==> flow/design.v (excerpt) <==
module ALU_Top #(parameter width = 16 ,
                   Arith_width = width + width ,
                   Logic_width = width,	
                   CMP_width   = width,
                   Shift_width = width)(
input wire [width-1:0] A,
input wire [width-1:0] B,
input wire CLK,
input wire RST,
input wire [3:0] ALU_FUN,
output wire [Arith_width-1:0]  Arith_OUT,
output wire                    Carry_OUT,
output wire                    Arith_Flag,
output wire [Logic_width-1:0]  Logic_OUT,  
output wire                    Logic_Flag,
output wire [CMP_width-1:0]    CMP_OUT,    
output wire                    CMP_Flag,
output wire [Shift_width-1:0]  Shift_OUT,
output wire                    Shift_Flag
);
wire Arith_Enable ,Logic_Enable , CMP_Enable , Shift_Enable;
DECODER u_decoder(
.ALU_FUN(ALU_FUN[3:2]),
.Arith_Enable(Arith_Enable),
.Logic_Enable(Logic_Enable),
.CMP_Enable(CMP_Enable),
.Shift_Enable(Shift_Enable)
);
ARITHMETIC_UNIT #(.width(width),.Arith_width(Arith_width)) u_arithmatic(
.A(A),
.B(B),
.ALU_FUN(ALU_FUN[1:0]),
.CLK(CLK),
.RST(RST),
.Arith_Enable(Arith_Enable),
.Arith_OUT(Arith_OUT),
.Carry_OUT(Carry_OUT),
.Arith_Flag(Arith_Flag)
);
LOGIC_UNIT #(.width(width),.Logic_width(Logic_width)) u_logic(
.A(A),
.B(B),
.ALU_FUN(ALU_FUN[1:0]),
.CLK(CLK),
.RST(RST),
.Logic_Enable(Logic_Enable),
.Logic_OUT(Logic_OUT),
.Logic_Flag(Logic_Flag)
);
CMP_UNIT #(.width(width),.CMP_width(CMP_width)) u_cmp(
.A(A),
.B(B),
.ALU_FUN(ALU_FUN[1:0]),
.CLK(CLK),
.RST(RST),
.CMP_Enable(CMP_Enable),
.CMP_OUT(CMP_OUT),
.CMP_Flag(CMP_Flag)
);
SHIFT_UNIT #(.width(width),.Shift_width(Shift_width)) u_shift(
.A(A),
.B(B),
.ALU_FUN(ALU_FUN[1:0]),
.CLK(CLK),
.RST(RST),
.Shift_Enable(Shift_Enable),
.Shift_OUT(Shift_OUT),
.Shift_Flag(Shift_Flag)
);
endmodule
Size: about 6300 cells after synthesis, about 71 flip-flops.
Settings: LEC_CHECK=0, CAP_MARGIN=20, CELL_PAD_IN_SITES_DETAIL_PLACEMENT=2, CELL_PAD_IN_SITES_GLOBAL_PLACEMENT=1, CORE_ASPECT_RATIO=1.42, CORE_MARGIN=10, CORE_UTILIZATION=40, CTS_CLUSTER_DIAMETER=329, CTS_CLUSTER_SIZE=83, GPL_TIMING_DRIVEN=0, MIN_ROUTING_LAYER=met2, SLEW_MARGIN=20, TNS_END_PERCENT=70; clock period 96.2 ns.
run.sh (not shown) runs the stock make flow with config.mk's settings and CLKGATE_MAP_FILE=.
The starting point aborted during global routing.
Rerun with:
Settings changed: CELL_PAD_IN_SITES_DETAIL_PLACEMENT 2 to not set, CELL_PAD_IN_SITES_GLOBAL_PLACEMENT 1 to not set, CORE_ASPECT_RATIO 1.42 to 0.5, CORE_MARGIN 10 to 2, CTS_CLUSTER_DIAMETER 329 to 382, CTS_CLUSTER_SIZE 83 to 23, GPL_TIMING_DRIVEN 0 to not set, MIN_ROUTING_LAYER met2 to not set, TNS_END_PERCENT 70 to not set.
Clock period 96.2 ns to 95.0 ns, I/O delays scaled along.
This time the run finished with timing, DRC and antenna clean; synthesized area is unchanged; synthesized cell count does not change; die area went down by about 9%.

## build 86
The RTL this note starts from:
==> flow/design.v <==
module DECODER(
input  wire [3:2] ALU_FUN,
output reg Arith_Enable,
output reg Logic_Enable,
output reg CMP_Enable, 
output reg Shift_Enable
);
always @(*)
   begin
     Arith_Enable   = 1'b0;
	 Logic_Enable = 1'b0;
	 CMP_Enable   = 1'b0;
	 Shift_Enable = 1'b0;
     case(ALU_FUN)
	     2'b00 : Arith_Enable = 1'b1;
	     2'b01 : Logic_Enable = 1'b1;
	     2'b10 : CMP_Enable   = 1'b1;
	     2'b11 : Shift_Enable = 1'b1;
	  endcase
   end 
 endmodule
module ARITHMETIC_UNIT #(parameter width = 16 , Arith_width = width + width )(
input wire signed [width-1:0] A,
input wire signed [width-1:0] B, 
input wire [1:0] ALU_FUN,
input wire Arith_Enable,
input wire CLK,
input wire RST,
output reg signed [Arith_width-1:0] Arith_OUT,
output reg        Carry_OUT,
output reg        Arith_Flag
);
reg [Arith_width-1:0] Arith_OUT0;
reg                   Carry_OUT0;
reg                   Arith_Flag0;
always @(posedge CLK, negedge RST)
  begin 
    if(!RST)
	 begin
	    Arith_OUT <= 'b0;
		Carry_OUT <= 16'b0;
		Arith_Flag<= 1'b0;
	 end
	else
	 begin
	    Arith_OUT <= Arith_OUT0;
		if(Arith_Enable)
		  Carry_OUT <= Carry_OUT0;
		Arith_Flag<= Arith_Flag0;
	 end
  end
always @(*)
  begin
     if(Arith_Enable)
	 begin
	     Arith_Flag0 = 1'b1;
	     case(ALU_FUN)
		     2'b00 : {Carry_OUT0,Arith_OUT0} = A+B;
			 2'b01 : {Carry_OUT0,Arith_OUT0} = A-B;
			 2'b10 : {Carry_OUT0,Arith_OUT0} = A*B;
			 2'b11 : {Carry_OUT0,Arith_OUT0} = (B == 0) ? 1'sb0 : A/B;
		  endcase
	 end
	 else
	   begin
	     Arith_OUT0  = 'b0;
		 Carry_OUT0  = 1'b0;
		 Arith_Flag0 = 1'b0;
	   end
  end
endmodule
module LOGIC_UNIT #(parameter width = 16 , Logic_width = width)(
input wire  [width-1:0] A,
input wire  [width-1:0] B, 
input wire [1:0] ALU_FUN,
input wire Logic_Enable,
input wire CLK,
input wire RST,
output reg [Logic_width-1:0] Logic_OUT,
output reg         Logic_Flag
);
reg [Logic_width-1:0] Logic_OUT0; 
reg                   Logic_Flag0 ;
always @(posedge CLK, negedge RST)
  begin
    if(!RST)
	 begin
	    Logic_OUT <= 'b0;
		Logic_Flag<= 1'b0;
	 end
	else
	 begin
	  Logic_OUT <= Logic_OUT0;
		Logic_Flag<= Logic_Flag0;
	 end
  end
always @(*)
  begin
     if(Logic_Enable)
	 begin
	     Logic_Flag0 = 1'b1;
	     case(ALU_FUN)
		   2'b00 : Logic_OUT0 = A&B;
			 2'b01 : Logic_OUT0 = A|B;
			 2'b10 : Logic_OUT0 = ~(A&B);
			 2'b11 : Logic_OUT0 = ~(A|B);
		  endcase
	 end
	 else
	   begin
	     Logic_OUT0  = 'b0;
		 Logic_Flag0 = 1'b0;
	   end
  end
endmodule
module CMP_UNIT #(parameter width = 16 , CMP_width   = width )(
input wire  [width-1:0] A,
input wire  [width-1:0] B, 
input wire [1:0] ALU_FUN,
input wire CMP_Enable,
input wire CLK,
input wire RST,
output reg [CMP_width-1:0] CMP_OUT,
output reg         CMP_Flag
);
reg [CMP_width-1:0] CMP_OUT0;
reg                 CMP_Flag0 ;
reg [CMP_width-1:0] EQ ;
reg [CMP_width-1:0] GR ; 
reg [CMP_width-1:0] LW;
always @(posedge CLK , negedge RST)
  begin
    if(!RST)
	 begin
	    CMP_OUT <= 'b0;
		CMP_Flag<= 1'b0;
	 end
	else
	 begin
	    CMP_OUT <= CMP_OUT0;
		CMP_Flag<= CMP_Flag0;
	 end
  end
always @(*)
  begin
     if(A==B)
       EQ ='b1;
     else 
       EQ ='b0;
     if(A>B)
       GR ='b10;
     else 
       GR ='b0;
     if(A<B)
       LW ='b11;
     else 
       LW ='b0;
     if(CMP_Enable)
	   begin
	     CMP_Flag0 = 1'b1;
	     case(ALU_FUN)
		     2'b00 : CMP_OUT0 = 'b0;
			 2'b01 : CMP_OUT0 = EQ;
			 2'b10 : CMP_OUT0 = GR;
			 2'b11 : CMP_OUT0 = LW;
		  endcase
	   end
	 else
	   begin
	     CMP_OUT0  = 'b0;
		 CMP_Flag0 = 1'b0;
	   end
  end
endmodule
module SHIFT_UNIT #(parameter width = 16 , Shift_width = width)(
input wire  [width-1:0] A,
input wire  [width-1:0] B, 
input wire [1:0] ALU_FUN,
input wire Shift_Enable,
input wire CLK,
input wire RST,
output reg [Shift_width-1:0] Shift_OUT,
output reg         Shift_Flag
);
reg [Shift_width-1:0] Shift_OUT0;
reg                   Shift_Flag0 ;
always @(posedge CLK, negedge RST)
  begin
    if(!RST)
	 begin
	    Shift_OUT <= 'b0;
		Shift_Flag<= 1'b0;
	 end
	else
	 begin
	    Shift_OUT <= Shift_OUT0;
		Shift_Flag<= Shift_Flag0;
	 end
  end
always @(*)
  begin
     if(Shift_Enable)
	 begin
	     Shift_Flag0 = 1'b1;
	     case(ALU_FUN)
		     2'b00 : Shift_OUT0 = A>>1'b1;
			 2'b01 : Shift_OUT0 = A<<1'b1;
			 2'b10 : Shift_OUT0 = B>>1'b1;
			 2'b11 : Shift_OUT0 = B<<1'b1;
		  endcase
	 end
	 else
	   begin
	     Shift_OUT0  = 'b0;
		 Shift_Flag0 = 1'b0;
	   end
  end
endmodule
module ALU_Top #(parameter width = 16 ,
                   Arith_width = width + width ,
                   Logic_width = width,	
                   CMP_width   = width,
                   Shift_width = width)(
input wire [width-1:0] A,
input wire [width-1:0] B,
input wire CLK,
input wire RST,
input wire [3:0] ALU_FUN,
output wire [Arith_width-1:0]  Arith_OUT,
output wire                    Carry_OUT,
output wire                    Arith_Flag,
output wire [Logic_width-1:0]  Logic_OUT,  
output wire                    Logic_Flag,
output wire [CMP_width-1:0]    CMP_OUT,    
output wire                    CMP_Flag,
output wire [Shift_width-1:0]  Shift_OUT,
output wire                    Shift_Flag
);
wire Arith_Enable ,Logic_Enable , CMP_Enable , Shift_Enable;
DECODER u_decoder(
.ALU_FUN(ALU_FUN[3:2]),
.Arith_Enable(Arith_Enable),
.Logic_Enable(Logic_Enable),
.CMP_Enable(CMP_Enable),
.Shift_Enable(Shift_Enable)
);
ARITHMETIC_UNIT #(.width(width),.Arith_width(Arith_width)) u_arithmatic(
.A(A),
.B(B),
.ALU_FUN(ALU_FUN[1:0]),
.CLK(CLK),
.RST(RST),
.Arith_Enable(Arith_Enable),
.Arith_OUT(Arith_OUT),
.Carry_OUT(Carry_OUT),
.Arith_Flag(Arith_Flag)
);
LOGIC_UNIT #(.width(width),.Logic_width(Logic_width)) u_logic(
.A(A),
.B(B),
.ALU_FUN(ALU_FUN[1:0]),
.CLK(CLK),
.RST(RST),
.Logic_Enable(Logic_Enable),
.Logic_OUT(Logic_OUT),
.Logic_Flag(Logic_Flag)
);
CMP_UNIT #(.width(width),.CMP_width(CMP_width)) u_cmp(
.A(A),
.B(B),
.ALU_FUN(ALU_FUN[1:0]),
.CLK(CLK),
.RST(RST),
.CMP_Enable(CMP_Enable),
.CMP_OUT(CMP_OUT),
.CMP_Flag(CMP_Flag)
);
SHIFT_UNIT #(.width(width),.Shift_width(Shift_width)) u_shift(
.A(A),
.B(B),
.ALU_FUN(ALU_FUN[1:0]),
.CLK(CLK),
.RST(RST),
.Shift_Enable(Shift_Enable),
.Shift_OUT(Shift_OUT),
.Shift_Flag(Shift_Flag)
);
endmodule
Settings: LEC_CHECK=0, CAP_MARGIN=20, CORE_ASPECT_RATIO=0.5, CORE_MARGIN=2, CORE_UTILIZATION=50, CTS_CLUSTER_DIAMETER=339, CTS_CLUSTER_SIZE=100, PLACE_DENSITY=0.81, SLEW_MARGIN=20, TNS_END_PERCENT=10; clock period 95.0 ns.
Every stage of the flow completed for build 86, and the final layout passed the timing, design-rule and antenna checks.
--- input diff build 86..build 68 ---
Settings: swapping 100 for 23 in CTS_CLUSTER_SIZE; swapping 339 for 68 in CTS_CLUSTER_DIAMETER; swapping 50 for 40 in CORE_UTILIZATION.
==> comparison <==
Diff build 68..build 86 | count of endpoints failing setup in the final report | unchanged. Lower wire length among build 68 and build 86: build 68. Build 68 against build 86; total number of cells along the worst setup path is up slightly. Between build 68 and build 86, number of signal-net buffers in the layout is lower for build 86, build 68 comes in above that. Summary of build 68 over build 86: overall track demand over capacity in global routing decreased 9.5 points; worst hold margin decreased 0.026 ns; met3 capacity usage during global routing decreased 8.5 points. | final critical-path setup slack | lower: build 86 |.
--- input diff build 68..build 9 ---
Settings: removing CTS_CLUSTER_DIAMETER (formerly 68); changing CORE_UTILIZATION from 40 to 59; removing CTS_CLUSTER_SIZE (formerly 23); removing TNS_END_PERCENT (formerly 10); removing CORE_ASPECT_RATIO (formerly 0.5); removing PLACE_DENSITY (formerly 0.81); changing the clock period (ns, I/O delays scaled along) from 95.0 to 75.6.
When build 9 is set beside build 68, its floorplan-stage core utilization turns out to be 20 points larger.
Build 9 did not finish; the tool stopped in global routing (5_1_grt) with error GRT-0232.
Taking build 9 as 1.0, build 68 lands at 0.861 on die outline height.
Per the comparison of build 9 with build 68, synthesized area divided by synthesized cell count flat; number of buffers added for setup after CTS up 148.
[diff] placement-stage worst setup slack, build 9 relative to build 68: regression
Reported for build 9 and build 68, synthesized area turned out identical to the last digit.
The inputs of build 49 differ from those of build 9 as listed below.
Settings: TNS_END_PERCENT newly set to 5; CORE_UTILIZATION changed from 59 to 58; the clock period (ns, I/O delays scaled along) changed from 75.6 to 84.7.
Notes after the runs:
- Summary of build 49 over build 9: number of gates resized after CTS moved down; simple logic cell fraction of the synthesized area did not really move; count of library flops with an enable pin roughly the same; number of rows created at floorplan increased 1.
- [build 49] post-CTS setup buffer count fell 129 relative to build 9
- Build 49 -> build 9: number of buffers inserted by port buffering delta 0, exact match
- As far as CTS H-tree depth goes, build 9 and build 49 are indistinguishable; the numbers are identical.
- Looking at the reports, build 49 completed the entire flow and the layout it produced met the timing, design-rule and antenna checks.
- Looking at total die size across build 49 and build 9, the one that comes out higher is build 49.
- Build 49 vs. build 9: height of the die went up by about 0.8%.
- Going from build 9 to build 49, standard cell area after detailed placement shrinks by about 17%.
- Reported for build 49 and build 9, compound-cell area share of the yosys netlist turned out identical to the last digit.
